// BobTop
module BobTop (
	clock,
	reset,
	rx,
	runway_override,
	emergency_override,
	tx,
	framing_error,
	runway_active,
	emergency,
	receiving,
	sending
);
	input wire clock;
	input wire reset;
	input wire rx;
	input wire [1:0] runway_override;
	input wire emergency_override;
	output wire tx;
	output wire framing_error;
	output wire [1:0] runway_active;
	output wire emergency;
	output wire receiving;
	output wire sending;
	wire [7:0] uart_rx_data;
	wire [7:0] uart_tx_data;
	wire uart_rx_valid;
	wire uart_tx_ready;
	wire uart_tx_send;
	UartRX #(
		.CLK_HZ(25000000),
		.BAUD_RATE(115200)
	) receiver(
		.clock(clock),
		.reset(reset),
		.rx(rx),
		.data(uart_rx_data),
		.done(uart_rx_valid),
		.framing_error(framing_error),
		.receiving(receiving)
	);
	UartTX #(
		.CLK_HZ(25000000),
		.BAUD_RATE(115200)
	) transmitter(
		.clock(clock),
		.reset(reset),
		.send(uart_tx_send),
		.data(uart_tx_data),
		.tx(tx),
		.ready(uart_tx_ready),
		.sending(sending)
	);
	reg [1:0] ro_temp;
	reg [1:0] ro_sync;
	reg eo_temp;
	reg eo_sync;
	always @(posedge clock) begin
		ro_temp <= runway_override;
		eo_temp <= emergency_override;
		ro_sync <= ro_temp;
		eo_sync <= eo_temp;
	end
	Bob bobby(
		.clock(clock),
		.reset(reset),
		.uart_rx_data(uart_rx_data),
		.uart_rx_valid(uart_rx_valid),
		.uart_tx_data(uart_tx_data),
		.uart_tx_ready(uart_tx_ready),
		.uart_tx_send(uart_tx_send),
  ...
For scale: about 1900 cells after synthesis, ~13 I/O pins, ~0.015 mm² of cells after synthesis.
Settings: LEC_CHECK=0, ABC_AREA=1, CAP_MARGIN=35, CORE_ASPECT_RATIO=0.69, CORE_MARGIN=2, CORE_UTILIZATION=72, CTS_CLUSTER_DIAMETER=151, CTS_CLUSTER_SIZE=10, HOLD_SLACK_MARGIN=0.27, PLACE_DENSITY_LB_ADDON=0.2, SETUP_SLACK_MARGIN=2.91, SLEW_MARGIN=20; clock period 9.82 ns.
run.sh (not shown) runs the stock make flow with config.mk's settings and CLKGATE_MAP_FILE=.
The first run passed the timing, DRC and antenna checks.
Edit:
Settings changed: CAP_MARGIN 35 to 0, CORE_ASPECT_RATIO 0.69 to not set, CTS_CLUSTER_DIAMETER 151 to not set, CTS_CLUSTER_SIZE 10 to 14, HOLD_SLACK_MARGIN 0.27 to not set, PLACE_DENSITY_LB_ADDON 0.2 to 0.15, SETUP_SLACK_MARGIN 2.91 to 2.89.
What happened:
- global-route usage goes down by 2.2 points
- worst setup slack loses 0.0037 ns
- fmax barely changes
- die size hardly moves
- power went up by 0.47%
- non-clock buffer count does not change
- sequential share of layout area drops by 0.13 points
- via count decreases by about 1.8%
- wire length went down by 4.1%
Edit:
Settings changed: CAP_MARGIN 0 to 40, PLACE_DENSITY_LB_ADDON 0.15 to 0.14, SETUP_SLACK_MARGIN 2.89 to 2.8.
What happened: The changed run completed without violations; cell count barely changes; via count went down by 2.1%; worst setup slack gets better by 0.0067 ns; hold slack barely changes.
Edit:
Settings changed: CAP_MARGIN 40 to 20, CORE_UTILIZATION 72 to 71, CTS_CLUSTER_SIZE 14 to 43.
=> The changed run ran to the end with no violations; fmax barely changes; clock skew goes up by 0.0064 ns; design area stays flat; clock power hardly moves; final cell count is about the same; first-iteration DRC count went up by 16%; total power barely changes; routed wire length grows by 1.0%; core utilization falls by 0.67 points; non-clock buffer count decreases by 2; sequential power is about the same.
Edit:
Settings changed: CAP_MARGIN 20 to 0, CORE_UTILIZATION 71 to 72, CTS_CLUSTER_SIZE 43 to 14, PLACE_DENSITY_LB_ADDON 0.14 to 0.12, SETUP_SLACK_MARGIN 2.8 to 2.86.
=> Clock-buffer cell count went up by 3; wire length barely changes; fmax fell by 1.1%; register-to-register slack improves by 0.04 ns; area after synthesis does not change; critical path depth is unchanged.
Edit:
Settings changed: CAP_MARGIN 0 to 20, PLACE_DENSITY_LB_ADDON 0.12 to 0.1, SETUP_SLACK_MARGIN 2.86 to 2.67.
Setup slack is better by 0.012 ns.
Synthesized area does not change.
Clock-buffer cell count rose by 1.
Combinational power rose by about 1%.
Global-route usage rose by 0.61 points.

Starting RTL as in the previous note.
clock: 9.82 ns
lec_check: 0
abc_area: 1
cap_margin: 35
core_margin: 2
core_utilization: 72
cts_cluster_diameter: 151
cts_cluster_size: 10
place_density_lb_addon: 0.2
setup_slack_margin: 2.91
slew_margin: 20
The first run finished with timing, DRC and antenna clean.
Next try:
- CAP_MARGIN: 35 -> 40
- CORE_ASPECT_RATIO: not set -> 0.9
- CTS_CLUSTER_DIAMETER: 151 -> not set
- CTS_CLUSTER_SIZE: 10 -> 14
- PLACE_DENSITY_LB_ADDON: 0.2 -> 0.14
- SETUP_SLACK_MARGIN: 2.91 -> 2.8
Effect: Area after synthesis is unchanged; sequential power hardly moves; synthesized cell count does not change; setup slack is worse by 95 ps.
Next try:
- CAP_MARGIN: 40 -> 0
- CORE_ASPECT_RATIO: 0.9 -> not set
- PLACE_DENSITY_LB_ADDON: 0.14 -> 0.15
- SETUP_SLACK_MARGIN: 2.8 -> 2.67
Maximum frequency went up by 1.8%. Cell area went up by 0.40%. Die size is about the same.
Next try:
- CORE_ASPECT_RATIO: not set -> 0.91
- PLACE_DENSITY_LB_ADDON: 0.15 -> 0.14
- SETUP_SLACK_MARGIN: 2.67 -> 2.8
Result: Routed wire length rises by 1.0%. Critical path depth does not change. Total power rises by about 3.4%.

Starting RTL as in the previous note.
## BobTop
module BobTop (
	clock,
	reset,
	rx,
	runway_override,
	emergency_override,
	tx,
	framing_error,
	runway_active,
	emergency,
	receiving,
	sending
);
	input wire clock;
	input wire reset;
	input wire rx;
	input wire [1:0] runway_override;
	input wire emergency_override;
	output wire tx;
	output wire framing_error;
	output wire [1:0] runway_active;
	output wire emergency;
	output wire receiving;
	output wire sending;
	wire [7:0] uart_rx_data;
	wire [7:0] uart_tx_data;
	wire uart_rx_valid;
	wire uart_tx_ready;
	wire uart_tx_send;
	UartRX #(
		.CLK_HZ(25000000),
		.BAUD_RATE(115200)
	) receiver(
		.clock(clock),
		.reset(reset),
		.rx(rx),
		.data(uart_rx_data),
		.done(uart_rx_valid),
		.framing_error(framing_error),
		.receiving(receiving)
	);
	UartTX #(
		.CLK_HZ(25000000),
		.BAUD_RATE(115200)
	) transmitter(
		.clock(clock),
		.reset(reset),
		.send(uart_tx_send),
		.data(uart_tx_data),
		.tx(tx),
		.ready(uart_tx_ready),
		.sending(sending)
	);
	reg [1:0] ro_temp;
	reg [1:0] ro_sync;
	reg eo_temp;
	reg eo_sync;
	always @(posedge clock) begin
		ro_temp <= runway_override;
		eo_temp <= emergency_override;
		ro_sync <= ro_temp;
		eo_sync <= eo_temp;
	end
	Bob bobby(
		.clock(clock),
		.reset(reset),
		.uart_rx_data(uart_rx_data),
		.uart_rx_valid(uart_rx_valid),
		.uart_tx_data(uart_tx_data),
		.uart_tx_ready(uart_tx_ready),
		.uart_tx_send(uart_tx_send),
		.runway_active(runway_active),
		.runway_override(ro_sync),
		.emergency_out(emergency),
		.emergency_override(eo_sync)
	);
endmodule
Settings: LEC_CHECK=0, CAP_MARGIN=20, CELL_PAD_IN_SITES_DETAIL_PLACEMENT=2, CORE_MARGIN=2, CORE_UTILIZATION=18, CTS_CLUSTER_DIAMETER=364, CTS_CLUSTER_SIZE=20, GPL_TIMING_DRIVEN=1, SETUP_SLACK_MARGIN=1.1, SLEW_MARGIN=20; clock period 9.91 ns.
The baseline ran to the end with no violations.
Change:
Settings changed: ABC_AREA from default to 1, CELL_PAD_IN_SITES_DETAIL_PLACEMENT 2 to default, CORE_UTILIZATION 18 to 72, CTS_CLUSTER_DIAMETER 364 to default, CTS_CLUSTER_SIZE 20 to default, GPL_TIMING_DRIVEN 1 to default, PLACE_DENSITY_LB_ADDON from default to 0.1, SETUP_SLACK_MARGIN 1.1 to default.
Clock period 9.91 ns to 13.5 ns, I/O delays scaled along.
Hold slack gets worse by 0.016 ns.
Non-clock buffer count falls by 7.
Via count rises by 18%.
Routed wire length falls by 14%.
Change:
Settings changed: CTS_CLUSTER_DIAMETER from default to 151, PLACE_DENSITY_LB_ADDON 0.1 to default, SETUP_SLACK_MARGIN from default to 2.91.
Clock period 13.5 ns to 9.82 ns, I/O delays scaled along.
After rerunning: The changed run finished with timing, DRC and antenna clean. Synthesized area stays the same. Total power rose by 34%. Final area fell by 0.55%. Global-route usage fell by 0.96 points. Setup slack loses 2.2 ns. Core utilization fell by 0.43 points. Final cell count barely changes. Flip-flop count is unchanged. Hold slack gains 0.012 ns.
Change:
Settings changed: CTS_CLUSTER_DIAMETER 151 to 263, PLACE_DENSITY_LB_ADDON from default to 0.01, SETUP_SLACK_MARGIN 2.91 to 2.84.
Clock skew goes up by 0.012 ns; power goes down by about 0.5%; worst setup slack gets worse by 0.023 ns; sequential share of layout area hardly moves; sequential cell count stays the same; first-iteration DRC count stays flat; utilization is about the same; synthesized area is unchanged; clock power stays flat; non-clock buffer count went down by 1; register-to-register slack gets better by 0.07 ns.
Power and IR drop assume default switching activity.
